## flow/run.sh

```bash
#!/bin/bash
# the make line also repeats each setting of config.mk as NAME=value (left out here)
make -C /OpenROAD-flow-scripts/flow DESIGN_CONFIG=/design/flow/config.mk WORK_HOME=/design/flow/orfs CLKGATE_MAP_FILE= finish
```

## flow/config.mk

```make
export PLATFORM = sky130hd
export DESIGN_NAME = fc_top
export DESIGN_NICKNAME = fc_top
export VERILOG_FILES = /design/flow/design.v
export SDC_FILE = /design/flow/constraint.sdc
export NUM_CORES = 4
export LEC_CHECK = 0
export CAP_MARGIN = 10
export CORE_MARGIN = 2
export CORE_UTILIZATION = 71
export CTS_CLUSTER_SIZE = 38
export PLACE_DENSITY = 0.65
export SETUP_SLACK_MARGIN = -0.55
export SLEW_MARGIN = 20
```

## flow/constraint.sdc

```tcl
create_clock -name core_clock -period 5.71 [get_ports {clk}]
set_input_delay 1.1420 -clock core_clock [delete_from_list [all_inputs] [get_ports {clk}]]
set_output_delay 1.1420 -clock core_clock [all_outputs]
set_load 0.01 [all_outputs]
```

## flow/design.v

```verilog
module pe_fc(
		input clk,
		input rst_n,
		input signed [7:0] data_i,
		input signed [7:0] weight_i,
		input signed [15:0] bias_i,
		input en,
		input bias_en,
		input flush,
		output reg signed [31:0] data_o
);
reg signed [15:0] mul;
reg signed [15:0] add;    
always @(posedge clk or negedge rst_n) begin
	if (!rst_n)
		mul <= 0;
	else 
		mul <= data_i * weight_i;
end
always @(*) begin
	if (en)
		add = mul;
	else if (bias_en)
		add = bias_i;
	else
		add = 0;
end
always @(posedge clk or negedge rst_n) begin
	if (!rst_n)
		data_o <= 0;
	else if (flush)
		data_o <= mul;
	else 
		data_o <= data_o + add;
end
endmodule
module fc_top(
	input wire clk,
	input wire rst_n,
	input wire valid_i,
	input wire [9*8-1:0] data_in,
	input wire [9*8-1:0] weight1,
	input wire [9*8-1:0] weight2,
	input wire [31:0] bias,
	output reg valid_o,
	output reg [7:0] data1_o,
	output reg [7:0] data2_o
);
parameter M0 = 4'd11;  
parameter n = 15;  
reg [9*8-1:0] weight1_inst;
reg [9*8-1:0] weight2_inst;
reg [32-1:0]  bias_inst;
wire signed [7:0] input_div [8:0];
wire signed [7:0] weight1_div [8:0];
wire signed [7:0] weight2_div [8:0];
wire signed [15:0] bias1;
wire signed [15:0] bias2;
reg       fc_en;
reg [3:0] cnt;
reg [5:0] num_cnt;
reg pe_en;
reg bias_en;
reg flush;
reg signed [7:0] pe_data;
reg signed [7:0] pe_weight1;
reg signed [7:0] pe_weight2;
wire signed [31:0] data_o_1,data_o_2;
reg signed [35:0] data_big_1, data_big_2;
genvar input_allo;
generate for (input_allo=0; input_allo<9; input_allo=input_allo+1)
	begin: INPUT_ALLOCATION
		assign input_div[input_allo] = data_in[(input_allo+1)*8 -1-:8];	
	end
endgenerate
genvar weight_allo;
generate for (weight_allo=0; weight_allo<9; weight_allo=weight_allo+1)
	begin: WEIGHT_ALLOCATION
		assign weight1_div[weight_allo] = weight1_inst[(weight_allo+1)*8 -1-:8];	
		assign weight2_div[weight_allo] = weight2_inst[(weight_allo+1)*8 -1-:8];	
	end
endgenerate
assign bias1 = bias_inst[15:0];
assign bias2 = bias_inst[31:16];
always @(posedge clk or negedge rst_n) begin
	if (!rst_n)
		weight1_inst <= 0;
	else if (valid_i)
		weight1_inst <= weight1;
end
always @(posedge clk or negedge rst_n) begin
	if (!rst_n)
		weight2_inst <= 0;
	else if (valid_i)
		weight2_inst <= weight2;
end
always @(posedge clk or negedge rst_n) begin
	if (!rst_n)
		bias_inst <= 0;
	else if (valid_i)
		bias_inst <= bias;
end
always @(posedge clk or negedge rst_n) begin
	if (!rst_n)
		fc_en <= 1'b0;
	else if (valid_i)
		fc_en <= 1'b1;
	else if (cnt == 4'd11)
		fc_en <= 1'b0;
end
always @(posedge clk or negedge rst_n) begin
	if (!rst_n)
		cnt <= 0;
	else if (cnt == 4'd12)
		cnt <= 0;
	else if (valid_i | fc_en)
		cnt <= cnt + 1'b1;
end
always @(posedge clk or negedge rst_n) begin
	if (!rst_n)
		num_cnt <= 0;
	else if (num_cnt == 6'd32 && valid_i)
		num_cnt <= 6'd1;
	else if (valid_i)
		num_cnt <= num_cnt + 1'b1;
end
always @(posedge clk or negedge rst_n) begin
	if (!rst_n)
		pe_en <= 1'b0;
	else if ((cnt>= 5'd1) && (cnt<= 5'd9))
		pe_en <= 1'b1;
	else 
		pe_en <= 1'b0;
end
always @(posedge clk or negedge rst_n) begin
	if (!rst_n)
		bias_en <= 1'b0;
	else if ((cnt== 5'd10) && (num_cnt == 6'd1))
		bias_en <= 1'b1;
	else 
		bias_en <= 1'b0;
end
always @(posedge clk or negedge rst_n) begin
	if (!rst_n)
		flush <= 1'b0;
	else if ((cnt== 5'd1) && (num_cnt == 6'd1))
		flush <= 1'b1;
	else 
		flush <= 1'b0;
end
always @(*) begin
	if ((cnt>= 5'd1) && (cnt<= 5'd9))
		pe_data = input_div[cnt-1];
	else
		pe_data = 0;
end
always @(*) begin
	if ((cnt>= 5'd1) && (cnt<= 5'd9))
		pe_weight1 = weight1_div[cnt-1];
	else
		pe_weight1 = 0;
end
always @(*) begin
	if ((cnt>= 5'd1) && (cnt<= 5'd9))
		pe_weight2 = weight2_div[cnt-1];
	else
		pe_weight2 = 0;
end
pe_fc u_pe_fc1(
	.clk(clk),
	.rst_n(rst_n),
	.data_i(pe_data),
	.weight_i(pe_weight1),
	.bias_i(bias1),
	.en(pe_en),
	.bias_en(bias_en),
	.flush(flush),
	.data_o(data_o_1)
);
pe_fc u_pe_fc2(
	.clk(clk),
	.rst_n(rst_n),
	.data_i(pe_data),
	.weight_i(pe_weight2),
	.bias_i(bias2),
	.en(pe_en),
	.bias_en(bias_en),
	.flush(flush),
	.data_o(data_o_2)
);
always @(posedge clk or negedge rst_n) begin
	if (!rst_n)
		data_big_1 <= 0;
	else
		data_big_1 <= data_o_1 * $signed({1'b0, M0});
end
always @(posedge clk or negedge rst_n) begin
	if (!rst_n)
		data_big_2 <= 0;
	else
		data_big_2 <= data_o_2 * $signed({1'b0, M0});
end
always@(posedge clk or negedge rst_n) begin  
	if(!rst_n)
		data1_o <= 0;
	else if((cnt== 5'd12) && (num_cnt == 6'd32)) begin
		if (data_big_1[35])
			data1_o <= (&data_big_1[35:22])?data_big_1[22:15]:8'h80;
		else 
			data1_o <= data_big_1[35:22]?8'h7f:data_big_1[22:15];
	end
end
always@(posedge clk or negedge rst_n) begin  
	if(!rst_n)
		data2_o <= 0;
	else if((cnt== 5'd12) && (num_cnt == 6'd32)) begin
		if (data_big_2[35])
			data2_o <= (&data_big_2[35:22])?data_big_2[22:15]:8'h80;
		else 
			data2_o <= data_big_2[35:22]?8'h7f:data_big_2[22:15];
	end
end
always@(posedge clk or negedge rst_n) begin
	if(!rst_n)
		valid_o <= 1'b0;
	else if (valid_o)
		valid_o <= 1'b0;
	else if ((cnt== 5'd12) && (num_cnt == 6'd32))
		valid_o <= 1'b1;
end
endmodule 
```

==> results_slide.txt, run 1 <==
Physical Implementation Snapshot

Status
  • Outcome: complete, but fails checks
  • Violated Checks: capacitance limit, slew limit, setup timing

Critical path
  • Worst Reg2Reg Path Length in Cells: 29
  • CP Buf/Inv Count: 8
  • Kind of critical path: register to register
  • Max incr delay on CP: 1.77 ns
  • Worst EP arrival: about 8.6 ns
  • R2R Setup Slk: -2.41 ns
  • Critical path origin: cnt[0]
  • FF-to-FF End: u_pe_fc1.mul[13]
  • R2R Path Start: cnt[0]
  • Crit path max-delay family: AND-OR/OR-AND gates
  • Highest net fanout along the worst path: 8
  • CP startpoint kind: register
  • Critical Path Stages: 29
  • Cell mode on critical path: inv_1
  • Critical Path End Type: register
  • Crit path capture: u_pe_fc1.mul[13]
  • Slowest CP cell: a222oi_1
  • Crit path DRT: 6.23 ns

STA
  • Min Tclk post-route: about 8.1 ns
  • Max Transition Viols Final: 2
  • Unrepaired setup endpoints after global routing: true
  • Hold WS: approximately 0.43 ns
  • Post-layout period usage: 1.42
  • Setup slack after layout: -2.41 ns
  • Final setup TNS: -43.79 ns
  • Setup violations, final: 24
  • Worst-Margin Slew: about 2.2 ns
  • Clock Skews: about 0.037 ns
  • Relative slew margins: -0.483
  • Fmax: around 120 MHz
  • Final Hold Viols: 0

Clocking
  • Clk latency late pin: between 0.6 and 0.7 ns
  • CTS Buf Count: approximately 40
  • H-tree depth: 2
  • Clock root cell: clkbuf_16
  • Worst-case clock buffer depth: 3
  • Sink Count: 345
  • Clk slew on worst S/H paths: 0.08 ns
  • TritonCTS clock tree: built

Synthesis
  • Synth Net Count: 3,600
  • Basic Gates by Area: 0.104
  • Ys async rst share: 1.00
  • YS warnings: 2
  • Count of library flops with an enable pin: 0
  • # Cells Yosys: ~2,900
  • XOR/XNOR Area Share: 0.0419
  • Post-Synthesis Cells: 2,922
  • Flop and latch count out of synthesis: about 350
  • Unique masters post-synth: just under 80
  • Post-Syn Area: approximately 0.028 mm^2
  • Avg Inst Size Synth: a little under 10 um^2
  • Top_reg_cell synth: dfrtp_1
  • Compound-Gate Fraction of Synth Area: 0.153
  • Dominant cell area share: 0.307
  • Synth mux share: 0.0760
  • YS chip area: about 0.028 mm^2
  • Synth Seq Share: 0.307
  • Count leader, synth: inv_1
  • Synth top cells by count: inv_1, dfrtp_1, ha_1
  • Main logic family: adder cells
  • Cell taking the most area after synthesis: dfrtp_1
  • FA/HA/MAJ Cells, Area Fraction: 0.235
  • Cell area leaders: dfrtp_1, fa_1, ha_1, mux2_2, inv_1

Global routing
  • Initial antenna violation count: 22
  • All-Layer GR Usage: 0.468
  • GRT Residual Overflow: 0
  • Pin count of the biggest net entering global routing: approximately 160
  • Vias in the first global route: approximately 28,000
  • Wire length of the first global-routing pass: around 150 mm

Detailed routing
  • Drt initial violations: 3,958
  • DR pass1 iterations: 9
  • WL/cell: roughly 29 um
  • Drt via density: 7.12
  • Final WL: around 110 mm
  • DRC violations left: 0
  • DRT antenna net count: 0
  • Detailed-route via count: around 28,000

Layout
  • Logic area: ~0.018 mm^2
  • Fillers: approximately 1,500
  • Final instance area: between 0.03 and 0.04 mm^2
  • Reg area: between 0.008 and 0.009 mm^2
  • Area Growth Syn to Fin: 25.3%
  • Post-Layout Cell Count: about 4,000
  • Nets@finish: slightly above 4,000

Floorplan
  • Pre-Place Util: 0.724
  • I/O Pins: between 200 and 300
  • Cell row count: a little over 70
  • Core box area: ~0.039 mm^2
  • Die Ht: between 200 and 250 um
  • Chip area: 0.0412 mm^2
  • Die span in x: 203 um

Place
  • # port buffers: about 270
  • GP Congestion: 0.958
  • Placed Instances: between 3,000 and 4,000
  • Placement Cell Area: 0.0327 mm^2
  • Hpwl dp: between 60 and 70 mm

Job
  • Max Cap Viol: 1
  • OpenROAD warning count: roughly 48

Hold path
  • Hold WC Path Type: primary input to asynchronous set/reset pin
## metrics by stage
stage	util	setup WS [ns]
after CTS	0.891	-0.548
final	0.907	-2.41
after detailed placement	0.843	-1.35
after global routing	0.907	-2.14
after global placement	0.843	-0.939
after floorplan	-	-0.515
## layout make-up
| cell class | count | area share |
|---|---|---|
| Clock inverter | 18 | 0.00753 |
| Multi-Input combinational cell | 1976 | 0.506 |
| Tap cell | 518 | 0.0184 |
| Antenna cell | 15 | 0.00107 |
| Inverter | 487 | 0.0519 |
| Clock buffer | 55 | 0.0317 |
| Timing Repair Buffer | 524 | 0.139 |
| Sequential cell | 345 | 0.245 |
## routing by layer
layer / track usage / share of wire / wire, um
met3: 0.120 / 0.13 / 15100
met4: 0.397 / 0.13 / 14100
met1: 0.492 / 0.30 / 34000
met2: 0.787 / 0.44 / 49300
met5: 0 / 0.0020 / 222
## what timing repair did
item,in CTS,in global routing
hold buffers,0,0
gates cloned,2,0
gates resized,80,91
buffers inserted,22,29
endpoints found under the setup margin,13,15
pin swaps,46,46
==> inputs of run 2 (changes only) <==
Settings changed: CAP_MARGIN 10 to 15, CORE_ASPECT_RATIO set to 1.02, CORE_UTILIZATION 71 to 72, CTS_CLUSTER_SIZE 38 to 55, MAX_ROUTING_LAYER set to met4, PLACE_DENSITY 0.65 to 0.66, SETUP_SLACK_MARGIN -0.55 to 0.98, TNS_END_PERCENT set to 35.
Clock period 5.71 ns to 6.64 ns, I/O delays scaled along.
==> run 2 against run 1 <==
The flow now stops in 5_1_grt. Area after synthesis is the same. Synthesized cell count did not move. Die area down 1.4%.
==> results_slide.txt, run 2 <==
Physical Implementation Snapshot

Synthesis
  • FA/HA/MAJ Cells, Area Fraction: 0.235
  • Unique masters post-synth: a little under 80
  • Cell area leaders: dfrtp_1, fa_1, ha_1, mux2_2, inv_1
  • Main logic family: adder cells
  • Synth Seq Share: 0.307
  • Count leader, synth: inv_1
  • Compound-Gate Fraction of Synth Area: 0.153
  • Synth top cells by count: inv_1, dfrtp_1, ha_1
  • Flop and latch count out of synthesis: ~350
  • Basic Gates by Area: 0.104
  • Avg Inst Size Synth: between 9 and 10 um^2
  • # Cells Yosys: 2,922
  • Ys async rst share: 1.00
  • Synth Net Count: between 3,000 and 4,000
  • YS chip area: 0.0281 mm^2
  • Cell taking the most area after synthesis: dfrtp_1
  • Top_reg_cell synth: dfrtp_1
  • Post-Synthesis Cells: slightly below 3,000
  • Dominant cell area share: 0.307
  • Count of library flops with an enable pin: 0
  • Synth mux share: 0.0760
  • YS warnings: 2
  • Post-Syn Area: ~0.028 mm^2
  • XOR/XNOR Area Share: 0.0419

Clocking
  • Worst-case clock buffer depth: 3
  • Clock root cell: clkbuf_16
  • CTS Buf Count: 39
  • H-tree depth: 2
  • Sink Count: 345

Status
  • Failed at: 5_1_grt
  • Outcome: did not finish
  • Error: [ERROR GRT-0229] Vertical edge usage exceeds the maximum allowed. (14, 14) usage=65535 limit=2200

Floorplan
  • Pre-Place Util: 0.726
  • Die span in x: ~200 um
  • Core box area: just under 0.04 mm^2
  • Chip area: between 0.04 and 0.05 mm^2
  • I/O Pins: 268
  • Die Ht: approximately 200 um
  • Cell row count: between 70 and 80

Place
  • GP Congestion: around 0.95
  • Dpl ws: -0.242 ns
  • # port buffers: between 200 and 300
  • Hpwl dp: roughly 60 mm
run 2: timing repair:
action,in CTS
setup buffers,62
pin swaps,57
gates resized,130
hold buffers,0
setup endpoints to repair,18
cloned,2
run 2: metrics by stage:
stage / util / area (um^2) / TNS, ns / hold WS, ns / cells
floorplan: - / 28200 / 0 / 0.450 / 2922
global placement: 0.819 / 31700 / 0 / 0.416 / 3679
detailed placement: 0.819 / 31700 / -0.714 / 0.426 / 3679
CTS: 0.882 / 34100 / 0 / 0.437 / 3813
==> inputs of run 3 (changes only) <==
Settings changed: ABC_AREA set to 1, CAP_MARGIN 15 to 25, CELL_PAD_IN_SITES_DETAIL_PLACEMENT set to 2, CORE_ASPECT_RATIO 1.02 to 1.12, CORE_UTILIZATION 72 to 26, CTS_CLUSTER_DIAMETER set to 61, CTS_CLUSTER_SIZE 55 to 66, GPL_TIMING_DRIVEN set to 0, MIN_ROUTING_LAYER set to met2, PLACE_DENSITY 0.66 to 0.49, SETUP_SLACK_MARGIN 0.98 to not set, SLEW_MARGIN 20 to 30, TNS_END_PERCENT 35 to 90.
Clock period 6.64 ns to 12.4 ns, I/O delays scaled along.
==> run 3 against run 2 <==
Now clean on timing, DRC and antenna. Die area went up to 3.0 times the previous value. Area after synthesis is 11% higher. Synthesized cell count rose by 51%.
==> results_slide.txt, run 3 <==
Physical Implementation Snapshot

Synthesis
  • Synth top cells by count: nand2_1, inv_1, dfrtp_1
  • Main logic family: simple AND/OR/NAND/NOR gates
  • Ys async rst share: 1.00
  • XOR/XNOR Area Share: 0.0220
  • Synth Seq Share: 0.278
  • YS warnings: 2
  • Synth Net Count: ~5,100
  • Unique masters post-synth: approximately 42
  • Post-Syn Area: between 0.03 and 0.04 mm^2
  • Compound-Gate Fraction of Synth Area: 0.0814
  • Basic Gates by Area: 0.292
  • Count leader, synth: nand2_1
  • Count of library flops with an enable pin: 0
  • Cell area leaders: dfrtp_1, nand2_1, fa_1, ha_1, inv_1
  • Dominant cell area share: 0.278
  • YS chip area: a little over 0.03 mm^2
  • Avg Inst Size Synth: 7.04 um^2
  • Synth mux share: 0
  • Flop and latch count out of synthesis: 345
  • # Cells Yosys: approximately 4,400
  • Top_reg_cell synth: dfrtp_1
  • FA/HA/MAJ Cells, Area Fraction: 0.213
  • Post-Synthesis Cells: around 4,400
  • Cell taking the most area after synthesis: dfrtp_1

Hold path
  • Hold WC Path Type: register to register
  • Worst min-delay path startpoint: valid_o
  • Hold EP: valid_o
  • Hold Path Depth: 1

STA
  • Relative slew margins: 0.280
  • Final Hold Viols: 0
  • Max Transition Viols Final: 0
  • Min Tclk post-route: ~7.8 ns
  • Worst-Margin Slew: 1.08 ns
  • Setup violations, final: 0
  • Post-layout period usage: 0.628
  • Fmax: 128 MHz
  • Unrepaired setup endpoints after global routing: false
  • Clock Skews: around 0.051 ns
  • Setup slack after layout: about 4.6 ns

Clocking
  • CTS Buf Count: around 48
  • Clk latency late pin: around 0.68 ns
  • Clk slew on worst S/H paths: roughly 0.070 ns
  • Worst-case clock buffer depth: 3
  • Post-cts sizing count: 0
  • # hold bufs at CTS: 0
  • H-tree depth: 2
  • Sink Count: around 350
  • Clock root cell: clkbuf_16
  • Postcts setup bufs: 0
  • TritonCTS clock tree: built

Job
  • Max Cap Viol: 0
  • OpenROAD warning count: 35

Detailed routing
  • WL/cell: about 22 um
  • Drt via density: between 6 and 7
  • Final WL: between 100 and 150 mm
  • Drt initial violations: 5,998
  • DR pass1 iterations: 14
  • Detailed-route via count: between 40,000 and 50,000
  • DRT antenna net count: 0
  • DRC violations left: 0

Critical path
  • Critical path origin: cnt[0]
  • Cell mode on critical path: inv_1
  • CP Buf/Inv Count: 8
  • R2R Setup Slk: approximately 4.6 ns
  • Worst EP arrival: about 8.4 ns
  • Crit path DRT: ~13 ns
  • CP startpoint kind: register
  • Critical Path Stages: 25
  • Max incr delay on CP: between 0.8 and 0.9 ns
  • Critical Path End Type: register
  • Highest net fanout along the worst path: 10
  • Worst Reg2Reg Path Length in Cells: 25
  • Slowest CP cell: fa_1
  • R2R Path Start: cnt[0]
  • Crit path capture: u_pe_fc1.mul[15]
  • Kind of critical path: register to register
  • FF-to-FF End: u_pe_fc1.mul[15]
  • Crit path max-delay family: adder cells

Layout
  • Area Growth Syn to Fin: 21.0%
  • Post-Layout Cell Count: between 6,000 and 7,000
  • Nets@finish: around 5,400
  • Fillers: 14,123
  • Final instance area: 0.0376 mm^2
  • Reg area: 0.00863 mm^2
  • Logic area: between 0.015 and 0.02 mm^2

Place
  • # port buffers: between 200 and 300
  • Dpl ws: 4.43 ns
  • Placement Cell Area: around 0.036 mm^2
  • GP Congestion: between 0.9 and 1
  • Hpwl dp: between 100 and 150 mm
  • Placed Instances: ~6,300

Floorplan
  • I/O Pins: between 200 and 300
  • Chip area: ~0.12 mm^2
  • Die span in x: between 300 and 400 um
  • Cell row count: between 100 and 150
  • Core box area: 0.119 mm^2
  • Pre-Place Util: 0.262
  • Die Ht: 370 um

Status
  • Outcome: complete, no violations

Global routing
  • Initial antenna violation count: 0
  • Wire length of the first global-routing pass: about 210 mm
  • Pin count of the biggest net entering global routing: ~78
  • Vias in the first global route: roughly 50,000
  • All-Layer GR Usage: 0.354
  • GRT Residual Overflow: 0
==> run 3: area by class of cell <==
cell class                 instances  area share
inverter                         824      0.0822
tap                             1564      0.0520
antenna                            7    0.000466
clock buffer                      50      0.0327
sequential                       345       0.229
timing repair buffer             272      0.0748
clock inverter                    39      0.0127
buffer                           104      0.0129
multi-input combinational       3145       0.503
==> run 3: metrics by stage <==
stage                      util  hold slack (ns)  setup TNS, ns
final                     0.317            0.420              0
after global routing      0.316            0.461              0
after CTS                 0.316            0.430              0
after detailed placement  0.302            0.423              0
after global placement    0.301            0.412       -2762.18
after floorplan               -            0.437              0
==> run 3: metal layers <==
layer | vias up | track usage | share of wire
met1 | 15103 | - | 0
met5 | - | - | 0
met2 | 12119 | 0.432 | 0.53
met4 | 0 | 0.0705 | 0.083
met3 | 999 | 0.424 | 0.38
li1 | 14314 | - | -
==> inputs of run 4 (changes only) <==
Settings changed: ABC_AREA 1 to not set, CAP_MARGIN 25 to 15, CELL_PAD_IN_SITES_DETAIL_PLACEMENT 2 to not set, CORE_ASPECT_RATIO 1.12 to not set, CORE_UTILIZATION 26 to 68, CTS_CLUSTER_DIAMETER 61 to not set, CTS_CLUSTER_SIZE 66 to not set, GPL_TIMING_DRIVEN 0 to not set, MAX_ROUTING_LAYER met4 to not set, MIN_ROUTING_LAYER met2 to not set, PLACE_DENSITY 0.49 to not set, SLEW_MARGIN 30 to 20, TNS_END_PERCENT 90 to not set.
Clock period 12.4 ns to 5.9 ns, I/O delays scaled along.
==> run 4 against run 3 <==
Now fails the layout checks on setup timing. Die area shrank 65%. Non-clock buffer count increased by 165. Final cell count shrank 38%. Clock skew is 0.023 ns lower. Worst hold slack better by 0.0033 ns. Critical endpoint is now u_pe_fc1.mul[13]. Largest cell class unchanged.
==> results_slide.txt, run 4 <==
Physical Implementation Snapshot

Place
  • # port buffers: around 270
  • Placed Instances: between 3,000 and 4,000
  • Placement Cell Area: around 0.033 mm^2
  • Hpwl dp: between 50 and 60 mm
  • GP Congestion: around 0.95

Global routing
  • Pin count of the biggest net entering global routing: around 150
  • All-Layer GR Usage: 0.392
  • GRT Residual Overflow: 0
  • Wire length of the first global-routing pass: between 100 and 150 mm
  • Initial antenna violation count: 5
  • Vias in the first global route: about 26,000

Critical path
  • Critical Path End Type: register
  • Highest net fanout along the worst path: 7
  • Critical Path Stages: 26
  • Crit path max-delay family: adder cells
  • Crit path DRT: around 6.4 ns
  • FF-to-FF End: u_pe_fc1.mul[13]
  • Cell mode on critical path: fa_1
  • Slowest CP cell: a222oi_1
  • R2R Path Start: cnt[0]
  • Worst Reg2Reg Path Length in Cells: 26
  • Worst EP arrival: 7.20 ns
  • Crit path capture: u_pe_fc1.mul[13]
  • CP startpoint kind: register
  • Max incr delay on CP: around 0.76 ns
  • Kind of critical path: register to register
  • R2R Setup Slk: -0.79 ns
  • CP Buf/Inv Count: 7
  • Critical path origin: cnt[0]

Clocking
  • Clk latency late pin: between 0.5 and 0.6 ns
  • Clock root cell: clkbuf_16
  • Sink Count: 345
  • Worst-case clock buffer depth: 3
  • Clk slew on worst S/H paths: 0.06 ns
  • TritonCTS clock tree: built
  • CTS Buf Count: 39
  • H-tree depth: 2

Synthesis
  • Avg Inst Size Synth: between 9 and 10 um^2
  • Ys async rst share: 1.00
  • Post-Syn Area: about 0.028 mm^2
  • Unique masters post-synth: roughly 77
  • YS warnings: 2
  • Main logic family: adder cells
  • Flop and latch count out of synthesis: about 350
  • Count of library flops with an enable pin: 0
  • Synth mux share: 0.0760
  • Post-Synthesis Cells: just under 3,000
  • Synth Seq Share: 0.307
  • FA/HA/MAJ Cells, Area Fraction: 0.235
  • Compound-Gate Fraction of Synth Area: 0.153
  • Cell area leaders: dfrtp_1, fa_1, ha_1, mux2_2, inv_1
  • Basic Gates by Area: 0.104
  • # Cells Yosys: slightly below 3,000
  • Cell taking the most area after synthesis: dfrtp_1
  • XOR/XNOR Area Share: 0.0419
  • Synth top cells by count: inv_1, dfrtp_1, ha_1
  • YS chip area: approximately 0.028 mm^2
  • Synth Net Count: roughly 3,600
  • Dominant cell area share: 0.307
  • Top_reg_cell synth: dfrtp_1
  • Count leader, synth: inv_1

Detailed routing
  • WL/cell: around 24 um
  • DRT antenna net count: 0
  • DRC violations left: 0
  • DR pass1 iterations: 6
  • Final WL: 95.0 mm
  • Drt initial violations: ~2,500
  • Drt via density: around 6.5
  • Detailed-route via count: 25,730

Floorplan
  • I/O Pins: around 270
  • Cell row count: ~74
  • Core box area: roughly 0.041 mm^2
  • Die Ht: 207 um
  • Pre-Place Util: 0.688
  • Chip area: between 0.04 and 0.05 mm^2
  • Die span in x: just over 200 um

STA
  • Final Hold Viols: 0
  • Unrepaired setup endpoints after global routing: true
  • Clock Skews: 0.0275 ns
  • Fmax: 150 MHz
  • Setup slack after layout: -0.788 ns
  • Max Transition Viols Final: 0
  • Relative slew margins: 0.313
  • Min Tclk post-route: roughly 6.7 ns
  • Post-layout period usage: 1.13
  • Worst-Margin Slew: 1.03 ns
  • Setup violations, final: 16

Hold path
  • Hold Path Depth: 1
  • Worst min-delay path startpoint: valid_o
  • Hold EP: valid_o
  • Hold WC Path Type: register to register

Job
  • Max Cap Viol: 0
  • OpenROAD warning count: ~42

Layout
  • Final instance area: between 0.03 and 0.04 mm^2
  • Reg area: around 0.0086 mm^2
  • Fillers: 1,910
  • Area Growth Syn to Fin: 26.8%
  • Post-Layout Cell Count: 3,953
  • Nets@finish: roughly 4,000
  • Logic area: ~0.018 mm^2

Status
  • Violated Checks: setup timing
  • Outcome: complete, but fails checks
==> run 4: layout make-up <==
cell class | instances | area share
diodes | 4 | 0.000281
clock buffers | 58 | 0.0331
flip-flops and latches | 345 | 0.242
repair buffers | 541 | 0.143
multi-input cells | 1976 | 0.508
well taps | 532 | 0.0187
inverters | 487 | 0.0514
clock inverters | 10 | 0.00323
==> run 4: routing by layer <==
layer  GRT usage  vias up  share of wire
met1       0.438    12292           0.33
met5           0        -        0.00014
li1            -    10988              -
met4       0.256        2          0.096
met3      0.0738      704          0.091
met2       0.684     1744           0.48
==> run 4: metrics by stage <==
stage	hold WS (ns)	utilization	worst slack (ns)	setup TNS, ns
6_report	0.423	0.873	-0.788	-7.28
5_1_grt	0.455	0.873	-0.877	-8.68
4_1_cts	0.425	0.851	-0.128	-0.699
3_5_place_dp	0.417	0.801	-0.791	-8.60
3_3_place_gp	0.417	0.801	-0.615	-6.41
2_1_floorplan	0.450	-	-0.00349	-0.00349
==> run 4: what timing repair did <==
| item | 4_1_cts | 5_1_grt |
|---|---|---|
| setup buffers | 31 | 31 |
| gates resized | 118 | 127 |
| hold buffers | 0 | 0 |
| gates cloned | 2 | 3 |
| setup endpoints to repair | 15 | 15 |
| pin swaps | 61 | 79 |
==> inputs of run 5 (changes only) <==
Settings changed: ABC_AREA set to 1, CAP_MARGIN 15 to 20, CORE_UTILIZATION 68 to 72, CTS_CLUSTER_SIZE set to 73, PLACE_DENSITY_LB_ADDON set to 0.28, SETUP_SLACK_MARGIN set to 0.11.
Clock period 5.9 ns to 6.85 ns, I/O delays scaled along.
==> run 5 against run 4 <==
The run now finishes clean. Area after synthesis is 11% higher. Sequential cell count unchanged. Die area is 4.4% higher.
==> results_slide.txt, run 5 <==
Physical Implementation Snapshot

Floorplan
  • Die span in x: 212 um
  • I/O Pins: around 270
  • Die Ht: around 210 um
  • Cell row count: about 76
  • Chip area: ~0.045 mm^2
  • Pre-Place Util: 0.725
  • Core box area: about 0.043 mm^2

STA
  • Clock Skews: around 0.054 ns
  • Post-layout period usage: 0.955
  • Worst-Margin Slew: between 1 and 1.5 ns
  • Final Hold Viols: 0
  • Relative slew margins: 0.329
  • Fmax: about 150 MHz
  • Min Tclk post-route: about 6.5 ns
  • Final setup TNS: 0 ns
  • Unrepaired setup endpoints after global routing: false
  • Setup violations, final: 0
  • Max Transition Viols Final: 0

Detailed routing
  • DRT antenna net count: 0
  • Drt initial violations: 3,236
  • DR pass1 iterations: 19
  • Final WL: between 90 and 100 mm
  • Drt via density: ~5.9
  • DRC violations left: 0
  • Detailed-route via count: approximately 31,000
  • WL/cell: 18.1 um

Synthesis
  • Dominant cell area share: 0.278
  • XOR/XNOR Area Share: 0.0220
  • Cell taking the most area after synthesis: dfrtp_1
  • Synth Seq Share: 0.278
  • Post-Syn Area: 0.0311 mm^2
  • # Cells Yosys: approximately 4,400
  • Main logic family: simple AND/OR/NAND/NOR gates
  • FA/HA/MAJ Cells, Area Fraction: 0.213
  • YS warnings: 2
  • YS chip area: 0.0311 mm^2
  • Count of library flops with an enable pin: 0
  • Unique masters post-synth: approximately 42
  • Synth mux share: 0
  • Basic Gates by Area: 0.292
  • Cell area leaders: dfrtp_1, nand2_1, fa_1, ha_1, inv_1
  • Top_reg_cell synth: dfrtp_1
  • Post-Synthesis Cells: roughly 4,400
  • Flop and latch count out of synthesis: approximately 350
  • Count leader, synth: nand2_1
  • Synth top cells by count: nand2_1, inv_1, dfrtp_1
  • Avg Inst Size Synth: 7.04 um^2
  • Synth Net Count: slightly above 5,000
  • Compound-Gate Fraction of Synth Area: 0.0814
  • Ys async rst share: 1.00

Clocking
  • Clock root cell: clkbuf_16
  • Worst-case clock buffer depth: 3
  • # hold bufs at CTS: 0
  • TritonCTS clock tree: built
  • H-tree depth: 2
  • Clk latency late pin: between 0.6 and 0.7 ns
  • CTS Buf Count: about 40
  • Sink Count: 345
  • Clk slew on worst S/H paths: 0.07 ns

Global routing
  • Wire length of the first global-routing pass: about 150 mm
  • GRT Residual Overflow: 0
  • Vias in the first global route: 30,430
  • Initial antenna violation count: 1
  • Pin count of the biggest net entering global routing: between 150 and 200
  • All-Layer GR Usage: 0.429

Critical path
  • CP startpoint kind: register
  • Kind of critical path: register to register
  • Worst EP arrival: 7.02 ns
  • Slowest CP cell: fa_1
  • R2R Setup Slk: approximately 0.31 ns
  • R2R Path Start: cnt[0]
  • Highest net fanout along the worst path: 14
  • Critical path origin: cnt[0]
  • FF-to-FF End: u_pe_fc1.mul[12]
  • Critical Path Stages: 31
  • Worst Reg2Reg Path Length in Cells: 31
  • Critical Path End Type: register
  • CP Buf/Inv Count: 8
  • Cell mode on critical path: inv_1
  • Crit path capture: u_pe_fc1.mul[12]
  • Max incr delay on CP: about 0.53 ns
  • Crit path DRT: about 7.3 ns
  • Crit path max-delay family: adder cells

Layout
  • Logic area: 0.0189 mm^2
  • Fillers: 2,721
  • Area Growth Syn to Fin: 14.8%
  • Reg area: 0.00863 mm^2
  • Nets@finish: ~5,300
  • Post-Layout Cell Count: approximately 5,300

Place
  • Placed Instances: about 5,200
  • GP Congestion: ~1.0
  • # port buffers: roughly 270
  • Hpwl dp: 72.5 mm

Hold path
  • Hold Path Depth: 2
  • Worst min-delay path startpoint: weight1_inst[15]
  • Hold EP: weight1_inst[15]
  • Hold WC Path Type: register to register

Job
  • Max Cap Viol: 0
  • OpenROAD warning count: about 40

Status
  • Outcome: complete, no violations
==> run 5: layout make-up <==
type                            instances  area share
Sequential cell                       345       0.242
Multi-Input combinational cell       3146       0.530
Antenna cell                            2    0.000140
Timing Repair Buffer                  301      0.0836
Clock inverter                         19     0.00557
Tap cell                              585      0.0205
Clock buffer                           53      0.0316
Inverter                              824      0.0867
==> run 5: through the flow <==
stage / setup slack [ns] / area, um^2 / util / hold slack (ns)
2_1_floorplan: 1.37 / 31100 / - / 0.437
3_3_place_gp: 0.596 / 34300 / 0.800 / 0.413
3_5_place_dp: 0.254 / 34300 / 0.800 / 0.459
4_1_cts: 0.208 / 35600 / 0.831 / 0.472
5_1_grt: 0.0871 / 35700 / 0.833 / 0.485
6_report: 0.312 / 35700 / 0.833 / 0.474
==> run 5: timing repair <==
action                                 CTS  global route
setup endpoints to repair                0             9
endpoints found under the hold margin    0             0
resized                                  0             5
buffers inserted                         0             4
==> run 5: metal layers <==
layer / up-vias / GRT usage / routed length (um)
met1: 14309 / 0.503 / 34300
met2: 1861 / 0.718 / 45000
met5: - / 0 / 0
met3: 504 / 0.0814 / 8890
met4: 0 / 0.290 / 7280
li1: 14235 / - / -
==> inputs of run 6 (changes only) <==
Settings changed: ABC_AREA 1 to not set, CORE_UTILIZATION 72 to 71, CTS_CLUSTER_SIZE 73 to 28, PLACE_DENSITY_LB_ADDON 0.28 to 0.26, SETUP_SLACK_MARGIN 0.11 to 0.56, SLEW_MARGIN 20 to 40.
Clock period 6.85 ns to 5.41 ns, I/O delays scaled along.
==> run 6 against run 5 <==
The run now fails in 5_1_grt. Synthesized cell count decreased by 34%. Die area down 8.2%. Area after synthesis down 9.6%.
==> results_slide.txt, run 6 <==
Physical Implementation Snapshot

Status
  • Outcome: did not finish
  • Failed at: 5_1_grt
  • Error: [ERROR GRT-0232] Routing congestion too high. Check the congestion heatmap in the GUI.

Synthesis
  • Flop and latch count out of synthesis: between 300 and 400
  • Top_reg_cell synth: dfrtp_1
  • Cell area leaders: dfrtp_1, fa_1, ha_1, mux2_2, inv_1
  • Unique masters post-synth: around 77
  • Dominant cell area share: 0.307
  • Compound-Gate Fraction of Synth Area: 0.153
  • Count leader, synth: inv_1
  • YS warnings: 2
  • FA/HA/MAJ Cells, Area Fraction: 0.235
  • # Cells Yosys: 2,922
  • Count of library flops with an enable pin: 0
  • XOR/XNOR Area Share: 0.0419
  • Main logic family: adder cells
  • Post-Synthesis Cells: just under 3,000
  • Cell taking the most area after synthesis: dfrtp_1
  • Synth mux share: 0.0760
  • Post-Syn Area: between 0.02 and 0.03 mm^2
  • Ys async rst share: 1.00
  • Synth top cells by count: inv_1, dfrtp_1, ha_1
  • Basic Gates by Area: 0.104
  • Avg Inst Size Synth: 9.62 um^2
  • Synth Net Count: 3,600
  • Synth Seq Share: 0.307
  • YS chip area: 0.0281 mm^2

Floorplan
  • Cell row count: ~70
  • I/O Pins: between 200 and 300
  • Pre-Place Util: 0.724
  • Die Ht: roughly 200 um
  • Die span in x: just over 200 um
  • Chip area: 0.0412 mm^2
  • Core box area: 0.0388 mm^2

Global routing
  • GRT Residual Overflow: between 50 and 60
  • All-Layer GR Usage: 0.765

Clocking
  • H-tree depth: 2
  • Worst-case clock buffer depth: 3
  • # hold bufs at CTS: 0
  • Clock root cell: clkbuf_16
  • CTS Buf Count: 39
  • Sink Count: ~350

Place
  • GP Congestion: ~0.96
  • # port buffers: roughly 270
  • Placed Instances: 3,806
  • Hpwl dp: between 60 and 70 mm
run 6: through the flow:
step           utilization  setup slack [ns]  cell area, um^2
2_1_floorplan            -            -0.207            28300
3_3_place_gp         0.844            -0.912            32800
3_5_place_dp         0.845             -1.17            32800
4_1_cts              0.905            -0.697            35100
run 6: repair_timing:
action | CTS
gates resized | 172
endpoints found under the setup margin | 22
pin swaps | 90
buffers inserted | 40
gates cloned | 1
run 6: per-layer routing:
metal	GRT usage	overflow
met2	0.925	27
met5	0.352	0
met1	0.760	0
met4	0.736	23
met3	0.635	2
==> inputs of run 7 (changes only) <==
Settings changed: CORE_UTILIZATION 71 to 58, CTS_CLUSTER_SIZE 28 to not set, PLACE_DENSITY set to 0.6, PLACE_DENSITY_LB_ADDON 0.26 to not set, SETUP_SLACK_MARGIN 0.56 to not set, SLEW_MARGIN 40 to 20.
Clock period 5.41 ns to 6.56 ns, I/O delays scaled along.
==> run 7 against run 6 <==
Now clean on timing, DRC and antenna. Area after synthesis is the same. Die area grew 22%. Synthesized cell count is the same.
==> results_slide.txt, run 7 <==
Physical Implementation Snapshot

Place
  • # port buffers: about 270
  • Placement Cell Area: 0.0323 mm^2
  • GP Congestion: 0.910
  • Placed Instances: 3,837
  • Hpwl dp: approximately 58 mm

Status
  • Outcome: complete, no violations

Floorplan
  • Chip area: 0.0502 mm^2
  • Die span in x: 224 um
  • I/O Pins: around 270
  • Pre-Place Util: 0.589
  • Cell row count: ~80
  • Core box area: ~0.048 mm^2
  • Die Ht: 224 um

Global routing
  • Wire length of the first global-routing pass: 122 mm
  • Initial antenna violation count: 3
  • Pin count of the biggest net entering global routing: roughly 140
  • All-Layer GR Usage: 0.301
  • GRT Residual Overflow: 0
  • Vias in the first global route: 23,726

Critical path
  • Highest net fanout along the worst path: 17
  • Critical Path End Type: register
  • Crit path capture: u_pe_fc1.mul[15]
  • Worst EP arrival: 6.82 ns
  • CP startpoint kind: register
  • Max incr delay on CP: around 0.55 ns
  • R2R Setup Slk: 0.23 ns
  • Crit path max-delay family: adder cells
  • Critical Path Stages: 26
  • Worst Reg2Reg Path Length in Cells: 26
  • Kind of critical path: register to register
  • Slowest CP cell: fa_1
  • Critical path origin: cnt[1]
  • FF-to-FF End: u_pe_fc1.mul[15]
  • Crit path DRT: 7.05 ns
  • Cell mode on critical path: inv_1
  • CP Buf/Inv Count: 8
  • R2R Path Start: cnt[1]

Synthesis
  • Cell area leaders: dfrtp_1, fa_1, ha_1, mux2_2, inv_1
  • XOR/XNOR Area Share: 0.0419
  • Top_reg_cell synth: dfrtp_1
  • Main logic family: adder cells
  • YS chip area: 0.0281 mm^2
  • FA/HA/MAJ Cells, Area Fraction: 0.235
  • Post-Synthesis Cells: 2,922
  • Count of library flops with an enable pin: 0
  • Cell taking the most area after synthesis: dfrtp_1
  • Unique masters post-synth: between 70 and 80
  • Ys async rst share: 1.00
  • Flop and latch count out of synthesis: around 350
  • Compound-Gate Fraction of Synth Area: 0.153
  • Basic Gates by Area: 0.104
  • YS warnings: 2
  • Synth top cells by count: inv_1, dfrtp_1, ha_1
  • Post-Syn Area: approximately 0.028 mm^2
  • Dominant cell area share: 0.307
  • Avg Inst Size Synth: 9.62 um^2
  • Count leader, synth: inv_1
  • Synth mux share: 0.0760
  • Synth Seq Share: 0.307
  • Synth Net Count: between 3,000 and 4,000
  • # Cells Yosys: approximately 3,000

Clocking
  • CTS Buf Count: 41
  • H-tree depth: 2
  • # hold bufs at CTS: 0
  • Clk slew on worst S/H paths: 0.06 ns
  • Clk latency late pin: 0.60 ns
  • Clock root cell: clkbuf_16
  • TritonCTS clock tree: built
  • Worst-case clock buffer depth: 3
  • Sink Count: around 350

Layout
  • Nets@finish: about 4,000
  • Post-Layout Cell Count: a little under 4,000
  • Area Growth Syn to Fin: 21.5%
  • Final instance area: about 0.034 mm^2

Detailed routing
  • Drt initial violations: approximately 1,200
  • Final WL: 74.1 mm
  • Detailed-route via count: between 20,000 and 25,000
  • DRT antenna net count: 0
  • Met3 WL: approximately 4.2 mm
  • Top sig layer: met5
  • Met2 wire length: 37.6 mm
  • DR pass1 iterations: 5
  • WL/cell: between 15 and 20 um
  • Drt via density: 5.76
  • DRC violations left: 0
  • Wire length on met1: about 30 mm

STA
  • Final Hold Viols: 0
  • Worst-Margin Slew: 1.01 ns
  • Max Transition Viols Final: 0
  • Fmax: 158 MHz
  • Setup violations, final: 0
  • Min Tclk post-route: between 6 and 7 ns
  • Relative slew margins: 0.318
  • Hold WS: around 0.43 ns
  • Post-layout period usage: 0.965
  • Clock Skews: approximately 0.026 ns

Hold path
  • Hold Path Depth: 1
  • Hold WC Path Type: register to register
  • Worst min-delay path startpoint: valid_o
  • Hold EP: valid_o

Job
  • OpenROAD warning count: about 40
  • Max Cap Viol: 0
[run 7: repair_timing]
action | in CTS | in global routing
pin swaps | 4 | 18
gates resized | 8 | 53
endpoints found under the setup margin | 9 | 12
buffers inserted | 2 | 9
[run 7: stage by stage]
step           utilization  TNS (ns)  worst slack [ns]
2_1_floorplan            -         0             0.248
3_3_place_gp         0.676     -1.90            -0.346
3_5_place_dp         0.676     -4.20            -0.566
4_1_cts              0.709         0           0.00806
5_1_grt              0.715    -0.132           -0.0533
6_report             0.715         0             0.232
[run 7: layout make-up]
class / instances / area (um^2)
multi-input combinational: 1976 / 17400
fill: 3671 / 13600
sequential: 345 / 8630
timing repair buffer: 426 / 4040
inverter: 487 / 1830
clock buffer: 59 / 1200
tap: 615 / 769
clock inverter: 16 / 318
antenna: 2 / 5.00
[run 7: metal layers]
metal,vias to the layer above,track usage
li1,10755,-
met1,11106,0.373
met2,627,0.541
met3,128,0.0479
met4,2,0.0916
met5,-,0
==> inputs of run 8 (changes only) <==
Settings changed: CAP_MARGIN 20 to 25, CORE_ASPECT_RATIO set to 1.56, CORE_UTILIZATION 58 to 26, PLACE_DENSITY 0.6 to 0.66, SETUP_SLACK_MARGIN set to 1.8, TNS_END_PERCENT set to 35.
Clock period 6.56 ns to 6.64 ns, I/O delays scaled along.
==> run 8 against run 7 <==
Worst hold slack gained 0.037 ns. Critical path depth increased by 1. Register-to-register slack improved by 0.35 ns. Critical endpoint is now u_pe_fc2.mul[14]. Fmax grew 4.5%. Die area rose by 120%. First-iteration DRC count down 7.7%. Critical path type unchanged. Still clean. Count of clock-buffer cells in the layout down 10. Sequential share of layout area down 1.8 points. Global-route usage is 16 points lower. Utilization decreased by 37 points.
==> results_slide.txt, run 8 <==
Physical Implementation Snapshot

Place
  • Dpl ws: -0.182 ns
  • GP Congestion: between 0.9 and 1
  • Placement Cell Area: between 0.03 and 0.04 mm^2
  • Hpwl dp: a little over 60 mm
  • # port buffers: 267

Critical path
  • CP startpoint kind: register
  • Max incr delay on CP: between 0.5 and 0.6 ns
  • Cell mode on critical path: fa_1
  • FF-to-FF End: u_pe_fc2.mul[14]
  • Crit path max-delay family: adder cells
  • Crit path DRT: 7.07 ns
  • Slowest CP cell: a222oi_1
  • Highest net fanout along the worst path: 6
  • Critical Path Stages: 27
  • Crit path capture: u_pe_fc2.mul[14]
  • CP Buf/Inv Count: 7
  • R2R Setup Slk: approximately 0.58 ns
  • Worst EP arrival: 6.49 ns
  • Worst Reg2Reg Path Length in Cells: 27
  • Critical path origin: cnt[0]
  • Kind of critical path: register to register
  • R2R Path Start: cnt[0]
  • Critical Path End Type: register

Layout
  • Final instance area: 0.0367 mm^2
  • Reg area: about 0.0086 mm^2
  • Area Growth Syn to Fin: 30.7%
  • Nets@finish: 4,043
  • Logic area: around 0.018 mm^2
  • Fillers: between 10,000 and 15,000

Detailed routing
  • Drt initial violations: approximately 1,100
  • WL/cell: approximately 17 um
  • DR pass1 iterations: 5
  • DRC violations left: 0
  • DRT antenna net count: 0
  • Detailed-route via count: between 20,000 and 25,000
  • Final WL: between 80 and 90 mm
  • Drt via density: ~4.7

Synthesis
  • YS warnings: 2
  • Cell area leaders: dfrtp_1, fa_1, ha_1, mux2_2, inv_1
  • Post-Syn Area: 0.0281 mm^2
  • Unique masters post-synth: 77
  • XOR/XNOR Area Share: 0.0419
  • Main logic family: adder cells
  • Top_reg_cell synth: dfrtp_1
  • Synth mux share: 0.0760
  • Ys async rst share: 1.00
  • Count of library flops with an enable pin: 0
  • Compound-Gate Fraction of Synth Area: 0.153
  • Synth Seq Share: 0.307
  • Dominant cell area share: 0.307
  • Avg Inst Size Synth: a little under 10 um^2
  • Synth Net Count: about 3,600
  • Cell taking the most area after synthesis: dfrtp_1
  • YS chip area: roughly 0.028 mm^2
  • Count leader, synth: inv_1
  • Post-Synthesis Cells: 2,922
  • # Cells Yosys: 2,922
  • FA/HA/MAJ Cells, Area Fraction: 0.235
  • Basic Gates by Area: 0.104
  • Synth top cells by count: inv_1, dfrtp_1, ha_1
  • Flop and latch count out of synthesis: between 300 and 400

Global routing
  • Initial antenna violation count: 6
  • Wire length of the first global-routing pass: about 130 mm
  • All-Layer GR Usage: 0.144
  • GRT Residual Overflow: 0
  • Vias in the first global route: between 20,000 and 25,000
  • Pin count of the biggest net entering global routing: 127

Hold path
  • Hold WC Path Type: register to register
  • Worst min-delay path startpoint: u_pe_fc2.mul[7]
  • Hold Path Depth: 2
  • Hold EP: u_pe_fc2.data_o[7]

Job
  • Max Cap Viol: 0
  • OpenROAD warning count: approximately 47

STA
  • Setup violations, final: 0
  • Max Transition Viols Final: 0
  • Post-layout period usage: 0.912
  • Clock Skews: 0.0226 ns
  • Setup slack after layout: 0.582 ns
  • Relative slew margins: 0.352
  • Final setup TNS: 0 ns
  • Worst-Margin Slew: 0.959 ns
  • Unrepaired setup endpoints after global routing: true
  • Min Tclk post-route: 6.06 ns
  • Fmax: approximately 170 MHz
  • Final Hold Viols: 0

Floorplan
  • Die Ht: a little over 400 um
  • Chip area: 0.111 mm^2
  • Pre-Place Util: 0.262
  • I/O Pins: about 270
  • Die span in x: 267 um
  • Cell row count: about 150
  • Core box area: ~0.11 mm^2

Clocking
  • Clk latency late pin: between 0.5 and 0.6 ns
  • Clock root cell: clkbuf_16
  • TritonCTS clock tree: built
  • Sink Count: 345
  • CTS Buf Count: ~40
  • Clk slew on worst S/H paths: 0.07 ns
  • H-tree depth: 2
  • Worst-case clock buffer depth: 3

Status
  • Outcome: complete, no violations
## run 8: area by class of cell
type / instances / share of cell area
multi-input cells: 1976 / 0.489
flip-flops and latches: 345 / 0.235
repair buffers: 515 / 0.135
inverters: 487 / 0.0499
well taps: 1444 / 0.0492
clock buffers: 49 / 0.0304
clock inverters: 22 / 0.0106
diodes: 2 / 0.000136
## run 8: stage by stage
stage / instances / hold WS (ns) / utilization
global route: 4838 / 0.501 / 0.343
CTS: 4811 / 0.453 / 0.338
finish: 4840 / 0.464 / 0.343
detailed placement: 4662 / 0.468 / 0.312
floorplan: 2922 / 0.450 / -
global placement: 4662 / 0.462 / 0.312
## run 8: per-layer routing
metal / track usage / part of all wire / vias up
met5: 0 / 0.00068 / -
met4: 0.0576 / 0.040 / 8
met3: 0.0308 / 0.062 / 163
met2: 0.267 / 0.52 / 645
met1: 0.158 / 0.38 / 11140
li1: - / - / 10921
## run 8: what timing repair did
action / in CTS / in global routing
pin swaps: 89 / 66
hold buffers: 0 / 0
setup endpoints to repair: 24 / 22
cloned: 2 / 0
setup buffers: 76 / 27
gates resized: 151 / 62
==> inputs of run 9 (changes only) <==
Settings changed: CAP_MARGIN 25 to 20, CORE_ASPECT_RATIO 1.56 to not set, CORE_UTILIZATION 26 to 70, CTS_CLUSTER_SIZE set to 100, PLACE_DENSITY 0.66 to 0.38, SETUP_SLACK_MARGIN 1.8 to not set, TNS_END_PERCENT 35 to not set.
Clock period 6.64 ns to 7.86 ns, I/O delays scaled along.
==> run 9 against run 8 <==
Critical endpoint is now u_pe_fc1.mul[14]. Critical path depth grew 2. Still clean. Final area is 11% lower. Sequential cell count unchanged. Highest routed layer unchanged.
==> results_slide.txt, run 9 <==
Physical Implementation Snapshot

Clocking
  • H-tree depth: 2
  • Clk latency late pin: roughly 0.59 ns
  • Clock root cell: clkbuf_16
  • Postcts setup bufs: 0
  • Sink Count: 345
  • TritonCTS clock tree: built
  • Post-cts sizing count: 0
  • Worst-case clock buffer depth: 3
  • # hold bufs at CTS: 0
  • Clk slew on worst S/H paths: roughly 0.060 ns
  • CTS Buf Count: 40

STA
  • Final Hold Viols: 0
  • Relative slew margins: 0.265
  • Max Transition Viols Final: 0
  • Clock Skews: 0.0344 ns
  • Unrepaired setup endpoints after global routing: false
  • Post-layout period usage: 0.940
  • Min Tclk post-route: roughly 7.4 ns
  • Setup violations, final: 0
  • Worst-Margin Slew: between 1 and 1.5 ns
  • Fmax: 135 MHz
  • Final setup TNS: 0 ns

Layout
  • Nets@finish: approximately 3,800
  • Area Growth Syn to Fin: 16.2%
  • Final Util: 0.822
  • Fillers: 2,337

Synthesis
  • Count of library flops with an enable pin: 0
  • Main logic family: adder cells
  • Cell area leaders: dfrtp_1, fa_1, ha_1, mux2_2, inv_1
  • # Cells Yosys: between 2,000 and 3,000
  • Post-Syn Area: around 0.028 mm^2
  • Avg Inst Size Synth: 9.62 um^2
  • Basic Gates by Area: 0.104
  • Unique masters post-synth: slightly below 80
  • Synth top cells by count: inv_1, dfrtp_1, ha_1
  • Post-Synthesis Cells: roughly 3,000
  • Dominant cell area share: 0.307
  • Ys async rst share: 1.00
  • Flop and latch count out of synthesis: ~350
  • YS warnings: 2
  • Synth Seq Share: 0.307
  • XOR/XNOR Area Share: 0.0419
  • Compound-Gate Fraction of Synth Area: 0.153
  • Count leader, synth: inv_1
  • Synth mux share: 0.0760
  • Cell taking the most area after synthesis: dfrtp_1
  • Top_reg_cell synth: dfrtp_1
  • YS chip area: about 0.028 mm^2
  • Synth Net Count: 3,600
  • FA/HA/MAJ Cells, Area Fraction: 0.235

Critical path
  • R2R Path Start: cnt[1]
  • Worst EP arrival: just under 8 ns
  • Critical path origin: cnt[1]
  • Worst Reg2Reg Path Length in Cells: 29
  • R2R Setup Slk: approximately 0.47 ns
  • Crit path capture: u_pe_fc1.mul[14]
  • FF-to-FF End: u_pe_fc1.mul[14]
  • Kind of critical path: register to register
  • Critical Path End Type: register
  • Crit path DRT: between 8 and 9 ns
  • Max incr delay on CP: around 0.5 ns
  • Highest net fanout along the worst path: 28
  • Crit path max-delay family: adder cells
  • Slowest CP cell: dfrtp_1
  • CP Buf/Inv Count: 7
  • Critical Path Stages: 29
  • CP startpoint kind: register

Detailed routing
  • Drt initial violations: 1,804
  • Drt via density: 6.25
  • DR pass1 iterations: 9
  • Detailed-route via count: about 23,000
  • DRT antenna net count: 0
  • DRC violations left: 0
  • Final WL: 77.5 mm
  • WL/cell: 20.9 um

Place
  • # port buffers: around 270
  • GP Congestion: 0.997
  • Hpwl dp: roughly 58 mm

Hold path
  • Hold Path Depth: 1
  • Worst min-delay path startpoint: valid_o
  • Hold WC Path Type: register to register
  • Hold EP: valid_o

Floorplan
  • Die Ht: slightly above 200 um
  • Chip area: ~0.042 mm^2
  • Core box area: 0.0397 mm^2
  • Pre-Place Util: 0.708
  • Die span in x: ~200 um
  • Cell row count: 73
  • I/O Pins: around 270

Global routing
  • Initial antenna violation count: 8
  • GRT Residual Overflow: 0
  • Vias in the first global route: between 20,000 and 25,000
  • Pin count of the biggest net entering global routing: between 150 and 200
  • All-Layer GR Usage: 0.376
  • Wire length of the first global-routing pass: roughly 120 mm

Status
  • Outcome: complete, no violations

Job
  • Max Cap Viol: 0
  • OpenROAD warning count: 44
==> run 9: metal layers <==
| metal | routed length [um] | vias up | global-route usage | part of all wire |
|---|---|---|---|---|
| li1 | - | 10502 | - | - |
| met1 | 29600 | 11409 | 0.447 | 0.38 |
| met5 | 41 | - | 0 | 0.00053 |
| met2 | 38600 | 992 | 0.657 | 0.50 |
| met4 | 4080 | 6 | 0.184 | 0.053 |
| met3 | 5190 | 280 | 0.0695 | 0.067 |
==> run 9: area by class of cell <==
| cell class | count | area, um^2 | area share |
|---|---|---|---|
| repair buffers | 302 | 2990 | 0.0915 |
| multi-input cells | 1976 | 17200 | 0.526 |
| well taps | 525 | 657 | 0.0201 |
| inverters | 487 | 1830 | 0.0560 |
| clock inverters | 18 | 224 | 0.00686 |
| clock buffers | 54 | 1140 | 0.0350 |
| diodes | 5 | 12.5 | 0.000383 |
| flip-flops and latches | 345 | 8630 | 0.264 |
==> run 9: per-stage QoR <==
stage / hold WS [ns] / instance area, um^2 / setup WS [ns] / std cells
floorplan: 0.450 / 28100 / 1.29 / 2922
global placement: 0.416 / 31200 / 0.502 / 3634
CTS: 0.440 / 32600 / 0.408 / 3706
finish: 0.433 / 32700 / 0.474 / 3712
detailed placement: 0.433 / 31200 / 0.142 / 3634
global route: 0.466 / 32700 / 0.0574 / 3712
==> inputs of run 10 (changes only) <==
Settings changed: CAP_MARGIN 20 to 25, CORE_ASPECT_RATIO set to 1.56, CORE_UTILIZATION 70 to 69, CTS_CLUSTER_DIAMETER set to 380, CTS_CLUSTER_SIZE 100 to 28, MAX_ROUTING_LAYER set to met4, PLACE_DENSITY 0.38 to 0.66, SETUP_SLACK_MARGIN set to 0.98, TNS_END_PERCENT set to 35.
Clock period 7.86 ns to 6.64 ns, I/O delays scaled along.
==> run 10 against run 9 <==
Global-route usage grew 3.5 points. Area after synthesis is the same. Setup slack lost 0.28 ns. Final cell count grew 2.4%. Utilization grew 2.5 points.
==> results_slide.txt, run 10 <==
Physical Implementation Snapshot

Floorplan
  • Core box area: between 0.04 and 0.05 mm^2
  • Cell row count: a little over 90
  • Chip area: roughly 0.042 mm^2
  • I/O Pins: approximately 270
  • Die Ht: ~260 um
  • Pre-Place Util: 0.698
  • Die span in x: about 170 um

Synthesis
  • XOR/XNOR Area Share: 0.0419
  • Post-Synthesis Cells: between 2,000 and 3,000
  • Main logic family: adder cells
  • Synth Net Count: 3,600
  • Cell taking the most area after synthesis: dfrtp_1
  • YS warnings: 2
  • Avg Inst Size Synth: slightly below 10 um^2
  • Compound-Gate Fraction of Synth Area: 0.153
  • Unique masters post-synth: about 77
  • Synth top cells by count: inv_1, dfrtp_1, ha_1
  • FA/HA/MAJ Cells, Area Fraction: 0.235
  • Post-Syn Area: between 0.02 and 0.03 mm^2
  • YS chip area: approximately 0.028 mm^2
  • Count leader, synth: inv_1
  • Synth Seq Share: 0.307
  • Cell area leaders: dfrtp_1, fa_1, ha_1, mux2_2, inv_1
  • Basic Gates by Area: 0.104
  • Ys async rst share: 1.00
  • Top_reg_cell synth: dfrtp_1
  • Synth mux share: 0.0760
  • Dominant cell area share: 0.307
  • Count of library flops with an enable pin: 0
  • Flop and latch count out of synthesis: between 300 and 400
  • # Cells Yosys: approximately 2,900

Critical path
  • Critical Path Stages: 27
  • Crit path DRT: between 7 and 8 ns
  • Max incr delay on CP: about 0.55 ns
  • Worst EP arrival: approximately 6.9 ns
  • Highest net fanout along the worst path: 8
  • R2R Setup Slk: 0.19 ns
  • R2R Path Start: cnt[1]
  • Critical Path End Type: register
  • CP startpoint kind: register
  • FF-to-FF End: u_pe_fc2.mul[14]
  • Crit path max-delay family: adder cells
  • CP Buf/Inv Count: 10
  • Slowest CP cell: fa_1
  • Kind of critical path: register to register
  • Cell mode on critical path: fa_1
  • Worst Reg2Reg Path Length in Cells: 27
  • Crit path capture: u_pe_fc2.mul[14]
  • Critical path origin: cnt[1]

STA
  • Final setup TNS: 0 ns
  • Max Transition Viols Final: 0
  • Worst-Margin Slew: around 1.1 ns
  • Fmax: between 150 and 200 MHz
  • Min Tclk post-route: approximately 6.5 ns
  • Clock Skews: between 0.03 and 0.04 ns
  • Setup violations, final: 0
  • Final Hold Viols: 0
  • Relative slew margins: 0.273
  • Post-layout period usage: 0.971
  • Unrepaired setup endpoints after global routing: true
  • Setup slack after layout: 0.190 ns

Hold path
  • Hold Path Depth: 1
  • Hold WC Path Type: register to register
  • Hold EP: valid_o
  • Worst min-delay path startpoint: valid_o

Layout
  • Final instance area: between 0.03 and 0.04 mm^2
  • Post-Layout Cell Count: 3,801
  • Area Growth Syn to Fin: 21.4%
  • Final Util: 0.847
  • Nets@finish: approximately 4,000

Place
  • Dpl ws: -0.113 ns
  • Placed Instances: around 3,700
  • GP Congestion: 0.988
  • # port buffers: 267
  • Hpwl dp: about 61 mm
  • Placement Cell Area: 0.0317 mm^2

Detailed routing
  • Final WL: 90.4 mm
  • DRT antenna net count: 0
  • Drt initial violations: 2,087
  • DRC violations left: 0
  • DR pass1 iterations: 8
  • WL/cell: 23.8 um
  • Detailed-route via count: 24,971
  • Drt via density: about 6.6

Global routing
  • GRT Residual Overflow: 0
  • All-Layer GR Usage: 0.412
  • Wire length of the first global-routing pass: approximately 140 mm
  • Pin count of the biggest net entering global routing: 168
  • Vias in the first global route: between 20,000 and 30,000
  • Initial antenna violation count: 2

Clocking
  • TritonCTS clock tree: built
  • Clock root cell: clkbuf_16
  • Worst-case clock buffer depth: 3
  • Clk latency late pin: 0.55 ns
  • CTS Buf Count: 16
  • Clk slew on worst S/H paths: 0.12 ns
  • Sink Count: 345
  • # hold bufs at CTS: 0
  • H-tree depth: 1

Job
  • Max Cap Viol: 0
  • OpenROAD warning count: roughly 44

Status
  • Outcome: complete, no violations
run 10: cell type report:
class | count | area (um^2)
Tap cell | 517 | 647
Inverter | 487 | 1830
Sequential cell | 345 | 8640
Antenna cell | 2 | 5.00
Clock inverter | 1 | 20.0
Timing Repair Buffer | 455 | 4500
Multi-Input combinational cell | 1976 | 18100
Clock buffer | 18 | 429
Fill cell | 2093 | 6150
run 10: repair_timing:
action,4_1_cts,5_1_grt
resized,187,52
pin swaps,105,59
cloned,5,0
buffers inserted,91,16
endpoints found under the setup margin,17,19
run 10: metal layers:
metal,up-vias,GRT usage,wire length [um]
li1,10725,-,-
met1,12106,0.394,28400
met2,1475,0.730,45600
met3,665,0.0631,6710
met4,0,0.333,9670
met5,-,-,0
run 10: metrics by stage:
stage	hold WS (ns)
2_1_floorplan	0.450
3_3_place_gp	0.414
3_5_place_dp	0.454
4_1_cts	0.470
5_1_grt	0.481
6_report	0.460
